## alpha
==> flow/design.v <==
`timescale 1ns / 1ps
module conv (
input [4:0] stride,
input  conv_enable, 
output reg [18:0] address1 , address2, write_address,
output reg end_reach, full_conv_end, dot_sum_end,
input clk,
input reset,
input [9:0] w1 ,h1,w2,h2,
output reg [9:0] width, height
  );
reg [9:0] H1_index_outer , V1_index_outer ;
reg [5:0]	v1_index_inner , h1_index_inner ;
reg dot_sum_start ;
always @ (posedge clk) begin	 
		if (reset) begin
			H1_index_outer = 0;
			V1_index_outer = 0;
			v1_index_inner = 0;
			h1_index_inner = 0;
			address1 = 0;
			address2 = 0;
			write_address = 0;
			end_reach = 0;
			dot_sum_end = 0;
			dot_sum_start = 1;
			full_conv_end = 0;
			width = 0;
			height = 0;
		end
		else if (conv_enable) begin
				if (dot_sum_start) begin
						v1_index_inner = 0;
						h1_index_inner = 0;
						dot_sum_start = 0;
						dot_sum_end =0;
				end	
				if (!full_conv_end) begin
					address1 = address1 + 2'b01;
					h1_index_inner = h1_index_inner + 2'b01 ;
					if (h1_index_inner == w2) begin			 
						v1_index_inner = v1_index_inner + 1;
						h1_index_inner = 6'b0;								
						address1 = (v1_index_inner + V1_index_outer )* w1 + H1_index_outer;
					end	
					if (v1_index_inner == h2) begin			 
						H1_index_outer = H1_index_outer + stride;
						address1 = V1_index_outer * w1 + H1_index_outer ;
						dot_sum_start = 1;
						dot_sum_end =1;
						v1_index_inner = 6'b0;
					end
					if ((H1_index_outer + w2) > w1	) begin		 
						width = H1_index_outer;
						dot_sum_start = 1;
						V1_index_outer = V1_index_outer + stride;
						H1_index_outer = 10'b0000000000;
						address1 = V1_index_outer * w1;
					end
					if (address1 == h1*w1 ) 		full_conv_end = 1;		 
					if ((address1 + 1) == h1*w1 ) 		height = V1_index_outer + 1;
					address2 = v1_index_inner*w2 + h1_index_inner;
					if (dot_sum_start)	write_address	= write_address + 1;
				end
		end
    end
endmodule 
make LEC_CHECK=0 CAP_MARGIN=20 CORE_ASPECT_RATIO=0.5 CORE_MARGIN=2 CORE_UTILIZATION=72 CTS_CLUSTER_DIAMETER=294 CTS_CLUSTER_SIZE=97 PLACE_DENSITY=0.42 SETUP_SLACK_MARGIN=1.46 SLEW_MARGIN=20 TNS_END_PERCENT=30 finish   # period 6.1 ns
run.sh (not shown) runs the stock make flow with config.mk's settings and CLKGATE_MAP_FILE=.
For alpha, the flow was terminated by a tool error in clock tree synthesis (4_1_cts) and produced no final design.
Setup changes, alpha to beta
-- flow/config.mk --
<<< alpha, line 9
export CORE_ASPECT_RATIO = 0.5
>>> beta, line 9
<<< alpha, line 14
>>> beta, line 13
export HOLD_SLACK_MARGIN = 0.29
<<< alpha, line 15
export SETUP_SLACK_MARGIN = 1.46
>>> beta, line 15
export SETUP_SLACK_MARGIN = -0.56
Results
beta terminated abnormally: global routing (5_1_grt) reported GRT-0232.
On area after detailed placement, alpha and beta are neck and neck.
Re height of the die: beta is 40% up on alpha.
Global placer's final weighted congestion for beta is higher than for alpha.
As of beta, chip width had fallen by more than a quarter compared to alpha.
Status: fraction of the mapped netlist area in adder cells parity (alpha, beta)
For total die size, alpha and beta come out practically identical.
As far as number of buffers added on ports goes, alpha and beta are indistinguishable; the numbers are identical.
Compared with alpha, in beta number of standard-cell rows in the floorplan rose 20, instance count after placement with tap cells included saw little to no change, initial core utilization down 0.64 points, yosys synthesis chip area did not really move.
Input changes introduced in gamma (baseline for comparison: beta):
-- flow/config.mk --
<<< beta, line 10
export CORE_UTILIZATION = 72
export CTS_CLUSTER_DIAMETER = 294
export CTS_CLUSTER_SIZE = 97
export HOLD_SLACK_MARGIN = 0.29
export PLACE_DENSITY = 0.42
export SETUP_SLACK_MARGIN = -0.56
>>> gamma, line 10
export CORE_UTILIZATION = 40
<<< beta, line 17
export TNS_END_PERCENT = 30
>>> gamma, line 12
==> flow/constraint.sdc <==
create_clock -name core_clock -period 5.94 [get_ports {clk}]
set_input_delay 1.1880 -clock core_clock [delete_from_list [all_inputs] [get_ports {clk}]]
set_output_delay 1.1880 -clock core_clock [all_outputs]
set_load 0.01 [all_outputs]
### Flow results
The flow ran to completion for all of beta and gamma but beta, which stopped partway.
gamma had finished all stages when the layout checks came back failing, citing setup timing.
Run status, beta: aborted in global routing (5_1_grt), error GRT-0232
gamma vs beta: post-detailed-placement cell area up by a few percent
Going from beta to gamma, total die size grows by about 80%.
In the tables for gamma and beta, total setup buffers inserted after CTS reads higher with beta.
Relative to beta, the chip width of gamma is higher by 33%.
Number of placement rows for gamma: about 34% up relative to beta
From beta to gamma, share of synthesized area occupied by flip-flops and latches did not move at all.
Relative to gamma, the following input files were edited for delta:
==> flow/constraint.sdc <==
create_clock -name core_clock -period 11.0 [get_ports {clk}]
set_input_delay 2.2000 -clock core_clock [delete_from_list [all_inputs] [get_ports {clk}]]
set_output_delay 2.2000 -clock core_clock [all_outputs]
set_load 0.01 [all_outputs]
==> results <==
- delta completed; timing, DRC and antenna clean
- Per the comparison of delta with gamma, delay of the slowest cell on the worst path shows an increase of 30 ps; relative area change from synthesis to final layout went down 20 points; routed length on met3 shows an increase of 4.5%; non-clock buffer count went down; switching share of total power climbed 5.5 points.
- Changes observed in delta relative to gamma: power share of the combinational group decreased by 5.2 points relative to the old numbers, share of final layout cell area taken by non-clock buffers went down by 11 points, power now smaller, pre-CTS setup slack has increased.
- In the reports for gamma and delta, the larger wire length belongs to gamma.
- Compared with gamma, delta shows critical-path maximum fanout higher by 5.

========
Starts from the design.v that is shown in full above.
make LEC_CHECK=0 CAP_MARGIN=20 CORE_MARGIN=2 CORE_UTILIZATION=40 CTS_CLUSTER_DIAMETER=390 CTS_CLUSTER_SIZE=98 SLEW_MARGIN=20 TNS_END_PERCENT=15 finish   # period 11.0 ns
The starting point produced a clean layout.
Next try:
--- a/flow/config.mk
+++ b/flow/config.mk
@@ -9,6 +9,5 @@
 export CORE_MARGIN = 2
-export CORE_UTILIZATION = 40
-export CTS_CLUSTER_DIAMETER = 390
+export CORE_UTILIZATION = 65
+export CTS_CLUSTER_DIAMETER = 389
 export CTS_CLUSTER_SIZE = 98
 export SLEW_MARGIN = 20
-export TNS_END_PERCENT = 15
Now the flow reached the layout checks and failed them: antenna violations.
Non-clock buffer count went down by 25.
Sequential power barely changes.
Clock-buffer cell count is higher by 2.
Sequential share of layout area increases by 0.19 points.
Sequential cell count stays the same.
Next try:
--- a/flow/config.mk
+++ b/flow/config.mk
@@ -9,5 +9,3 @@
 export CORE_MARGIN = 2
-export CORE_UTILIZATION = 65
-export CTS_CLUSTER_DIAMETER = 389
-export CTS_CLUSTER_SIZE = 98
+export CORE_UTILIZATION = 58
 export SLEW_MARGIN = 20
==> flow/constraint.sdc (replaced) <==
create_clock -name core_clock -period 8.79 [get_ports {clk}]
set_input_delay 1.7580 -clock core_clock [delete_from_list [all_inputs] [get_ports {clk}]]
set_output_delay 1.7580 -clock core_clock [all_outputs]
set_load 0.01 [all_outputs]
Result:
- With this change the flow finished but fails on negative setup slack
- utilization climbs by 2.7 points
- power increases by 61%
- setup slack loses 940 ps
- die size is higher by 12%
- via count climbs by 8.3%
- combinational power increases by 71%
Next try:
--- a/flow/config.mk
+++ b/flow/config.mk
@@ -9,3 +9,3 @@
 export CORE_MARGIN = 2
-export CORE_UTILIZATION = 58
+export CORE_UTILIZATION = 52
 export SLEW_MARGIN = 20
==> flow/constraint.sdc (replaced) <==
create_clock -name core_clock -period 10.6 [get_ports {clk}]
set_input_delay 2.1200 -clock core_clock [delete_from_list [all_inputs] [get_ports {clk}]]
set_output_delay 2.1200 -clock core_clock [all_outputs]
set_load 0.01 [all_outputs]
After rerunning: Now the flow finished clean; setup slack improves by 850 ps; clock power goes down by about a fifth; global-route usage drops by 6.0 points; routed wire length shrinks by a little under a tenth; non-clock buffer count fell by 376.
Next try:
--- a/flow/config.mk
+++ b/flow/config.mk
@@ -9,3 +9,3 @@
 export CORE_MARGIN = 2
-export CORE_UTILIZATION = 52
+export CORE_UTILIZATION = 58
 export SLEW_MARGIN = 20
==> flow/constraint.sdc (replaced) <==
create_clock -name core_clock -period 5.9 [get_ports {clk}]
set_input_delay 1.1800 -clock core_clock [delete_from_list [all_inputs] [get_ports {clk}]]
set_output_delay 1.1800 -clock core_clock [all_outputs]
set_load 0.01 [all_outputs]
Result:
- The changed run produced a layout that fails on negative setup slack
- final area rose by about 23%
- hold slack is about the same
- worst setup slack degrades by 3600 ps
- routed wire length is higher by about 16%
- synthesized area is unchanged
- register-to-register slack got worse by 3700 ps

========
RTL: the design.v shown in full above, as it stands there.
Settings: LEC_CHECK=0, ABC_AREA=1, CAP_MARGIN=20, CORE_MARGIN=2, CORE_UTILIZATION=72, CTS_CLUSTER_DIAMETER=211, CTS_CLUSTER_SIZE=100, SLEW_MARGIN=20; clock period 8.4 ns.
The starting point produced a layout that fails on negative setup slack.
==> next run, changes <==
- ABC_AREA: 1 -> unset
- CTS_CLUSTER_DIAMETER: 211 -> 327
- CTS_CLUSTER_SIZE: 100 -> 96
- clock period: 8.4 -> 9.5 ns (I/O delays scaled with it)
Outcome: The new run ran to the end with violations: negative setup slack. Non-clock buffer count drops by 143. Register-to-register slack is better by 0.65 ns. Synthesized cell count drops by 17%. Wire length drops by 24%. Setup slack is better by 0.83 ns. Synthesized area drops by 2.3%. Clock power drops by 8.3%. Die size drops by 2.2%. Final area drops by 7.6%. Power drops by 41%.
==> next run, changes <==
- CORE_UTILIZATION: 72 -> 11
- CTS_CLUSTER_DIAMETER: 327 -> unset
- CTS_CLUSTER_SIZE: 96 -> unset
- clock period: 9.5 -> 13.7 ns (I/O delays scaled with it)
After rerunning: The changed run completed without violations. Global-route usage drops by 36 points. Final cell count climbs by 58%. Routed wire length climbs by 9.1%.
==> next run, changes <==
- CORE_UTILIZATION: 11 -> 40
- HOLD_SLACK_MARGIN: unset -> 0.07
- PLACE_DENSITY: unset -> 0.93
- clock period: 13.7 -> 11.0 ns (I/O delays scaled with it)
Worst setup slack is worse by 0.60 ns.
Cell area goes down by about 8%.
Clock-buffer cell count stays the same.
==> next run, changes <==
- CELL_PAD_IN_SITES_GLOBAL_PLACEMENT: unset -> 3
- CTS_CLUSTER_DIAMETER: unset -> 390
- CTS_CLUSTER_SIZE: unset -> 98
- HOLD_SLACK_MARGIN: 0.07 -> unset
- PLACE_DENSITY: 0.93 -> unset
Result:
- non-clock buffer count went up by 19
- setup slack gets better by 0.14 ns
- fmax grows by 1.4%
- global-route usage is higher by 2.8 points
- die area stays the same
- flip-flop count stays the same

========
Starts from the design.v that is shown in full above.
Settings: LEC_CHECK=0, CAP_MARGIN=20, CORE_MARGIN=2, CORE_UTILIZATION=72, PLACE_DENSITY_LB_ADDON=0.19, SLEW_MARGIN=20; clock period 9.6 ns.
Edit:
Settings changed: CTS_CLUSTER_SIZE set to 25, SETUP_SLACK_MARGIN set to 2.86.
Outcome: This time the run did not get past global routing. Area after synthesis is unchanged. Synthesized cell count stays the same. Die area stays the same.
Edit:
Settings changed: CORE_UTILIZATION 72 to 65, CTS_CLUSTER_SIZE 25 to not set, MAX_ROUTING_LAYER set to met4, PLACE_DENSITY_LB_ADDON 0.19 to not set, SETUP_SLACK_MARGIN 2.86 to not set.
Clock period 9.6 ns to 8.8 ns, I/O delays scaled along.
The changed run finished with negative setup slack left.
Area after synthesis is unchanged.
Die area increases by 11%.
Synthesized cell count stays the same.
Edit:
Settings changed: CORE_UTILIZATION 65 to 68, CTS_CLUSTER_SIZE set to 25, SETUP_SLACK_MARGIN set to 2.4.
=> The new run never finished: it broke off in global routing; synthesized area does not change; die size shrinks by 4.3%; synthesized cell count stays the same.
Edit:
Settings changed: CORE_UTILIZATION 68 to 58, CTS_CLUSTER_SIZE 25 to not set, MAX_ROUTING_LAYER met4 to not set, SETUP_SLACK_MARGIN 2.4 to not set.
Clock period 8.8 ns to 8.5 ns, I/O delays scaled along.
The new run ran to the end with violations: negative setup slack.
Synthesized area is unchanged.
Die size went up by 17%.
Synthesized cell count does not change.
Edit:
Settings changed: CORE_UTILIZATION 58 to 40.
Clock period 8.5 ns to 10.6 ns, I/O delays scaled along.
After rerunning: With this change the flow completed without violations; total power decreases by a quarter to a third; utilization went down by 31 points; critical path depth came out lower by 6; setup slack improved by 1300 ps; routed wire length came out lower by a few percent; area after synthesis does not change; combinational power went down by well over a third; cell count came out lower by a few percent; non-clock buffer count is lower by 415.

========
Starts from the design.v that is shown in full above.
==> flow/config.mk <==
export PLATFORM = sky130hd
export DESIGN_NAME = conv
export DESIGN_NICKNAME = conv
export VERILOG_FILES = /design/flow/design.v
export SDC_FILE = /design/flow/constraint.sdc
export NUM_CORES = 4
export LEC_CHECK = 0
export CAP_MARGIN = 20
export CORE_ASPECT_RATIO = 0.5
export CORE_MARGIN = 2
export CORE_UTILIZATION = 40
export CTS_CLUSTER_DIAMETER = 388
export CTS_CLUSTER_SIZE = 98
export SLEW_MARGIN = 20
==> flow/constraint.sdc <==
create_clock -name core_clock -period 11.0 [get_ports {clk}]
set_input_delay 2.2000 -clock core_clock [delete_from_list [all_inputs] [get_ports {clk}]]
set_output_delay 2.2000 -clock core_clock [all_outputs]
set_load 0.01 [all_outputs]
The starting point passed the timing, DRC and antenna checks.
Change:
CORE_ASPECT_RATIO = unset   (was 0.5)
CTS_CLUSTER_DIAMETER = 191   (was 388)
CTS_CLUSTER_SIZE = 53   (was 98)
PLACE_DENSITY = 0.35   (was unset)
Maximum frequency rises by 1.7%.
Power falls by 1.1%.
Wire length rises by 9.2%.
Worst setup slack is better by 0.18 ns.
Clock power falls by about 2%.
Count of clock-buffer cells in the layout is unchanged.
Via count falls by 0.52%.
Change:
CORE_UTILIZATION = 58   (was 40)
CTS_CLUSTER_DIAMETER = 237   (was 191)
CTS_CLUSTER_SIZE = 98   (was 53)
PLACE_DENSITY = unset   (was 0.35)
Total power came out higher by 0.49%.
Core utilization grows by 20 points.
Non-clock buffer count falls by 17.

========
== run 1 ==
RTL: the design.v shown in full above, as it stands there.
clock: 5.94 ns
lec_check: 0
abc_area: 0
cap_margin: 40
core_aspect_ratio: 1.22
core_margin: 10
core_utilization: 18
cts_cluster_diameter: 252
cts_cluster_size: 92
gpl_routability_driven: 0
gpl_timing_driven: 0
hold_slack_margin: -0.04
slew_margin: 20
tns_end_percent: 15
Run 1: complete, dirty (setup timing)
Input-level comparison between run 2 and run 1:
Settings: changing CTS_CLUSTER_SIZE from 92 to 34; changing CORE_UTILIZATION from 18 to 40; changing CAP_MARGIN from 40 to 20.
Findings:
Between run 2 and run 1, it is run 2 whose routing usage on met2 is higher, by 22 points.
Run 2 ends up with a iteration tally of the first detailed-router pass that is 1 higher than in run 1.
For clock transition at the registers of the reported paths, run 1 and run 2 come out practically identical.
Between run 2 and run 1, the growth of design area from synthesis to finish is higher for run 1.
Finished, but not clean: run 2, with setup timing.
In the reports for run 2 and run 1, the smaller overall power of the completed layout belongs to run 2.
Run 2 reports a higher aggregate global-route resource usage than run 1 does.
[compare] base=run 1 new=run 2: worst hold slack level, largest net degree at the start of global routing moved up, core region area moved down, total detailed-routing wirelength moved down.
The higher critical path depth in cells came out of run 2.
Edits applied to the flow inputs when going from run 2 to run 3:
Settings: TNS_END_PERCENT now 55, was 15; CTS_CLUSTER_DIAMETER no longer set, was 252; CORE_MARGIN now 2, was 10; GPL_ROUTABILITY_DRIVEN no longer set, was 0; GPL_TIMING_DRIVEN no longer set, was 0; CORE_ASPECT_RATIO no longer set, was 1.22; HOLD_SLACK_MARGIN no longer set, was -0.04; ABC_AREA now 1, was 0.
--- outcome ---
Status run 3: flow complete, layout not clean - setup timing
Cmp run 3 vs run 2: number of stages on the worst setup path lower in run 3
In the metrics for run 2 and run 3, the one carrying the lower share of synthesized cell area in and-or and or-and compound cells is run 3.
Between run 2 and run 3, shortest clock period the worst path allows after layout is higher for run 2, run 3 comes in under that.
Share of total power consumed by net switching came out lower on run 3 than on run 2.
Measured against each other, run 2 and run 3 differ in largest net degree at the start of global routing, the higher figure coming from run 3.
Run 3 vs run 2 on total number of placement rows: run 3 is the lower one.
Global routing met2 resource utilization for run 3: 3.6 points up relative to run 2
Note that the number of buffers other than clock buffers in the final layout recorded for run 3 amounts to 2.1 times the value seen in run 2.
Post-detailed-route via-to-cell ratio (run 3 vs. run 2) decreases by more than 10%
Compared with run 2, run 3 shows a higher horizontal die dimension.
Compared with run 2, met3 wirelength from detailed routing in run 3 increased by a few percent.
Power is estimated from default activity; no workload was simulated.
